## lcd_driver_top
module lcd_driver_top (
    input  wire clk,
    input  wire rst_n,
    output wire lcd_resetn,
    output wire lcd_cs,
    output wire lcd_dc,
    output wire lcd_sclk,
    output wire lcd_sda
);
Size: ~1,900 cells after synthesis, ~260 flip-flops, ~7 I/O pins, ~14,000 µm² of cells after synthesis.
export LEC_CHECK = 0
export ABC_AREA = 1
export CAP_MARGIN = 20
export CORE_MARGIN = 2
export CORE_UTILIZATION = 72
export CTS_CLUSTER_SIZE = 15
export PLACE_DENSITY_LB_ADDON = 0.27
export SLEW_MARGIN = 20
create_clock -name core_clock -period 2.11 [get_ports {clk}]
run.sh (not shown) runs the stock make flow with config.mk's settings and CLKGATE_MAP_FILE=.
The starting point aborted during 5_1_grt.
Next try:
--- a/flow/config.mk
+++ b/flow/config.mk
@@ -7,8 +7,5 @@
 export LEC_CHECK = 0
-export ABC_AREA = 1
 export CAP_MARGIN = 20
 export CORE_MARGIN = 2
-export CORE_UTILIZATION = 72
-export CTS_CLUSTER_SIZE = 15
-export PLACE_DENSITY_LB_ADDON = 0.27
+export CORE_UTILIZATION = 52
 export SLEW_MARGIN = 20
==> flow/constraint.sdc (replaced) <==
create_clock -name core_clock -period 3.77 [get_ports {clk}]
set_input_delay 0.7540 -clock core_clock [delete_from_list [all_inputs] [get_ports {clk}]]
set_output_delay 0.7540 -clock core_clock [all_outputs]
set_load 0.01 [all_outputs]
=> The changed run completed without violations; synthesized area came out lower by 3.3%; die size rose by 33%; synthesized cell count falls by 33%.
Next try:
--- a/flow/config.mk
+++ b/flow/config.mk
@@ -7,5 +7,6 @@
 export LEC_CHECK = 0
+export ABC_AREA = 1
 export CAP_MARGIN = 20
 export CORE_MARGIN = 2
-export CORE_UTILIZATION = 52
+export CORE_UTILIZATION = 72
 export SLEW_MARGIN = 20
==> flow/constraint.sdc (replaced) <==
create_clock -name core_clock -period 2.23 [get_ports {clk}]
set_input_delay 0.4460 -clock core_clock [delete_from_list [all_inputs] [get_ports {clk}]]
set_output_delay 0.4460 -clock core_clock [all_outputs]
set_load 0.01 [all_outputs]
After rerunning: Now the flow finished with negative setup slack left. Clock power came out higher by well over a third. Final cell count came out higher by well over a third. Wire length came out higher by well over a third. Total power came out higher by well over a third. Via count came out higher by well over a third. Setup slack degrades by 1400 ps. Area after synthesis came out higher by a few percent. Non-clock buffer count came out higher by 36. Global-route usage came out higher by 15 points. Hold slack improves by 250 ps.
Next try:
--- a/flow/config.mk
+++ b/flow/config.mk
@@ -7,3 +7,2 @@
 export LEC_CHECK = 0
-export ABC_AREA = 1
 export CAP_MARGIN = 20
==> flow/constraint.sdc (replaced) <==
create_clock -name core_clock -period 3.94 [get_ports {clk}]
set_input_delay 0.7880 -clock core_clock [delete_from_list [all_inputs] [get_ports {clk}]]
set_output_delay 0.7880 -clock core_clock [all_outputs]
set_load 0.01 [all_outputs]
What happened: With this change the flow ran to the end with no violations. Cell area shrinks by 11%. Via count shrinks by 34%. Worst setup slack improves by 1400 ps. Area after synthesis shrinks by 3.3%. First-iteration DRC count shrinks by 68%. Maximum frequency shrinks by 9.8%. Register-to-register slack improves by 1400 ps. Global-route usage shrinks by 6.0 points. Clock power shrinks by 47%. Flip-flop count does not change.
Next try:
--- a/flow/config.mk
+++ b/flow/config.mk
@@ -9,3 +9,4 @@
 export CORE_MARGIN = 2
-export CORE_UTILIZATION = 72
+export CORE_UTILIZATION = 61
+export CTS_CLUSTER_SIZE = 31
 export SLEW_MARGIN = 20
==> flow/constraint.sdc (replaced) <==
create_clock -name core_clock -period 5.16 [get_ports {clk}]
set_input_delay 1.0320 -clock core_clock [delete_from_list [all_inputs] [get_ports {clk}]]
set_output_delay 1.0320 -clock core_clock [all_outputs]
set_load 0.01 [all_outputs]
Outcome: Non-clock buffer count shrinks by 10; synthesized area stays the same; wire length shrinks by 0.72%; cell area hardly moves; core utilization shrinks by 13 points; worst setup slack gets better by 850 ps; global-route usage shrinks by 5.6 points; sequential power shrinks by 24%; first-iteration DRC count shrinks by 6.7%; worst hold slack gets better by 160 ps; die area grows by 18%.

---

== v12 ==
lcd_driver_top again, from the RTL that the note above started with.
Settings: LEC_CHECK=0, CAP_MARGIN=20, CELL_PAD_IN_SITES_DETAIL_PLACEMENT=2, CELL_PAD_IN_SITES_GLOBAL_PLACEMENT=1, CORE_ASPECT_RATIO=0.98, CORE_MARGIN=2, CORE_UTILIZATION=38, HOLD_SLACK_MARGIN=0.09, MAX_ROUTING_LAYER=met4, MIN_ROUTING_LAYER=met2, SLEW_MARGIN=15, TNS_END_PERCENT=20; clock period 2.87 ns.
To summarise v12: no stage aborted, but the layout did not pass its checks, failing on negative setup slack.
Setup changes, v12 to v8
- CORE_UTILIZATION changed from 38 to 40
- CELL_PAD_IN_SITES_DETAIL_PLACEMENT changed from 2 to 1
- TNS_END_PERCENT changed from 20 to 40
- MAX_ROUTING_LAYER removed (was met4)
- CORE_ASPECT_RATIO changed from 0.98 to 0.73
- SLEW_MARGIN changed from 15 to 20
- HOLD_SLACK_MARGIN removed (was 0.09)
- the clock period (ns, I/O delays scaled along) changed from 2.87 to 10.0
The fraction of area in registers in v8 sits 3.0 points above the value recorded for v12.
[v8] fraction of area in non-clock buffers fell 4.6 points relative to v12
v8 has global routing usage on met3 above what v12 had.
Diff v8..v12 | post-synthesis compound-gate area fraction | negligible
Going from v12 to v8, final cell count shrank by a few percent.
Storage element area delta (v12 -> v8): insignificant
v12 reports its worst setup path startpoint as fifo_inst.rd_ptr[1] while v8 reports fifo_inst.rd_ptr[2].
Compared with v12, v8 shows a critical path depth that is 1 lower.
| proportion of power drawn by combinational gates | v12 vs v8 | ≈ equal |
Re final hold slack: v8 is 0.0039 ns up on v12.
Complete run, failing final checks: v12, reason negative setup slack.
v8: done, clean on timing, DRC and antenna
Layout-stage area growth over the synthesis result (v8 over v12): decrease, 8.2 points
Higher clock-buffer cell count was reported by v12, not v8.
Edits applied to the flow inputs when going from v8 to v45:
- TNS_END_PERCENT removed (was 40)
- MIN_ROUTING_LAYER removed (was met2)
- CELL_PAD_IN_SITES_GLOBAL_PLACEMENT removed (was 1)
- CELL_PAD_IN_SITES_DETAIL_PLACEMENT removed (was 1)
- ABC_AREA newly set to 1
- CORE_UTILIZATION changed from 40 to 72
- CORE_ASPECT_RATIO removed (was 0.73)
- the clock period (ns, I/O delays scaled along) changed from 10.0 to 2.58
Findings:
Diff v8 -> v45: number of optimization iterations in the first detailed-route pass picked up an extra 1, delay of the slowest cell on the worst path lost 0.22 ns. Compared with v8, in v45 met2 routed wirelength fell 590 µm; combinational share of power about even. Number of placement rows, v8 and v45: smaller value in v45. Against v8 as the reference, v45 delivers a higher area of all placed cells without fillers. Re count of clock-buffer cells in the layout: v45 is 7.5% down on v8. Of the two candidates, v8 has the better post-synthesis instance area and v45 the worse one. Taking v8 as the reference, in v45 die outline area shows a reduction of about 40%, chip area in the Yosys report increased 3.5%.
For v17, these inputs were changed with respect to v45:
- putting CTS_CLUSTER_SIZE at 82 where nothing was set
- putting PLACE_DENSITY at 0.35 where nothing was set
- swapping 2.58 for 2.1 in the clock period (ns, I/O delays scaled along)
--- outcome ---
- v17 terminated abnormally: global routing reported GRT-0232.
- Changes observed in v17 relative to v45: chip width held; buffer count from post-CTS setup fixing saw an increase; synthesized cell count about even; final RePlAce weighted congestion moved down; number of H-tree branching levels now sits at about the same level.
- As far as die area goes, v45 and v17 are indistinguishable; the numbers are identical.
- As far as number of top-level pins goes, v45 and v17 are indistinguishable; the numbers are identical.
- From v45 to v17, unique cell type count in the Yosys netlist did not move at all.
- Against v45, clock buffer count from CTS in v17 rose by a few percent.
- Reported for v45 and v17, count of instantiated cells in the yosys netlist turned out identical to the last digit.
- v45 -> v17: chip area line of the yosys report delta 0, exact match
Input changes introduced in v4 (baseline for comparison: v17):
- CTS_CLUSTER_DIAMETER: unset -> 385
- PLACE_DENSITY: 0.35 -> unset
- ABC_AREA: 1 -> unset
- CTS_CLUSTER_SIZE: 82 -> unset
- the clock period (ns, I/O delays scaled along): 2.1 -> 5.19
--- outcome ---
No stage failed in v4, and the final checks on the layout all came back clean.
Any difference in adder-cell share of the synthesized area between v4 and v17 is small enough to ignore.
Summary: with v17 as the reference, die width in v4 moved down slightly.
Synthesis area per yosys for v4: 480 µm² down relative to v17
Summary — post-place setup slack, v4 relative to v17: higher, by 2.01 ns.
Changes observed in v4 relative to v17: synthesized cell count now smaller, count of instances resized after the clock tree is built now sits lower.
What v14 does differently from v4 at the input level:
- PLACE_DENSITY_LB_ADDON: unset -> 0.27
- CTS_CLUSTER_DIAMETER: 385 -> unset
- ABC_AREA: unset -> 1
- CTS_CLUSTER_SIZE: unset -> 32
- the clock period (ns, I/O delays scaled along): 5.19 -> 2.1
Notes after the runs:
v14 got as far as global routing, where a tool error ended the run. The floorplan core area in v14 sits about 3.7% above the value recorded for v4. Higher placement row count goes to v14 over v4. Total of cells resized after clock tree synthesis was higher in the run labelled v14. Yosys synthesis chip area ends up lower on v4. Of v14 and v4, v4 shows the lower die area, with v14 above it. Delta (v14 minus v4): area of the mapped netlist now sits higher; vertical die size grew by about 1.7%.

---

## north
lcd_driver_top again, from the RTL that the note above started with.
clock: 4.32 ns
lec_check: 0
abc_area: 0
cap_margin: 20
cell_pad_in_sites_global_placement: 2
core_aspect_ratio: 1.96
core_margin: 2
core_utilization: 47
cts_cluster_diameter: 309
max_routing_layer: met5
place_density_lb_addon: 0.12
setup_slack_margin: 0.56
slew_margin: 20
Edits applied to the flow inputs when going from north to south:
Settings: clearing SETUP_SLACK_MARGIN, which used to be 0.56; swapping 47 for 9 in CORE_UTILIZATION; clearing CELL_PAD_IN_SITES_GLOBAL_PLACEMENT, which used to be 2; clearing CTS_CLUSTER_DIAMETER, which used to be 309; clearing ABC_AREA, which used to be 0; clearing MAX_ROUTING_LAYER, which used to be met5; clearing PLACE_DENSITY_LB_ADDON, which used to be 0.12; clearing CORE_ASPECT_RATIO, which used to be 1.96; swapping 4.32 for 10.7 in the clock period (ns, I/O delays scaled along).
[summary]
- south | status: complete | timing, DRC, antenna: pass
- Relative to north, total power decreased by about 60% in south.
- The effective utilization at floorplan reported for south is smaller than that of north by 39 points.
- From north to south the numbers moved as follows: worst setup slack picked up an extra 5.68 ns, non-clock buffer count -13, critical path depth now sits lower.
## Diff of input files: east against south
Settings: CORE_UTILIZATION now 72, was 9; ABC_AREA now 1, previously not set; CTS_CLUSTER_SIZE now 30, previously not set; CTS_CLUSTER_DIAMETER now 357, previously not set; the clock period (ns, I/O delays scaled along) now 2.1, was 10.7.
==> results <==
- east never completed, since it errored out during 5_1_grt.
- Looking at average cell area after synthesis, east sits 31% lower than south does.
- Number of placement rows ends up higher on south.
- east ended with more netlist area before placement than south.
- Total die size was higher in the run labelled south.
- Fraction of the mapped netlist area in adder cells across south and east: no real change.
--- input diff east..west ---
Settings: a deleted CTS_CLUSTER_DIAMETER that had been 357; a change of CTS_CLUSTER_SIZE from 30 to 15; an added PLACE_DENSITY_LB_ADDON of 0.0; a change of the clock period (ns, I/O delays scaled along) from 2.1 to 2.14.
--- outcome ---
west: aborted in 5_1_grt (tool error). For east, the flow was terminated by a tool error in 5_1_grt and produced no final design. Summary of west over east: number of gates given a new drive strength after cts went down 47; HPWL after detailed placement higher; number of buffers created by CTS rose 15; area reported by Yosys stat level. Number of instances in the placed design (lower): west. Between west and east, it is west whose area after detailed placement is lower, by 59 sq um. Reported for west and east, part of the Yosys area used for sequential elements turned out identical to the last digit.
What middle does differently from west at the input level:
Settings: swapping 0.0 for 0.27 in PLACE_DENSITY_LB_ADDON; swapping 20 for 35 in SLEW_MARGIN; putting HOLD_SLACK_MARGIN at 0.3 where nothing was set; swapping 2.14 for 2.37 in the clock period (ns, I/O delays scaled along).
middle completed end to end; final checks failed (negative setup slack). Taking west as the reference, in middle synthesized-area fraction occupied by adder cells ~0 delta, floorplan die width flat, number of library cell types mapped by synthesis stayed essentially flat, placer's final routability congestion estimate lost about 4%, die area essentially unchanged. Post-CTS resize count was higher in the run labelled west. Going from west to middle, the cell area after placement was found to have gone down by 1.7%. Delta (middle minus west): placed cell count went down 28; area share of and-or/or-and cells after synthesis saw little to no change. middle -> west: sequential element share of the synthesized area delta 0, exact match. In the flow results for west and middle, the buffer count from post-CTS setup fixing is smaller on middle.
Power figures rest on the tool's default switching activity, not on a simulated workload.
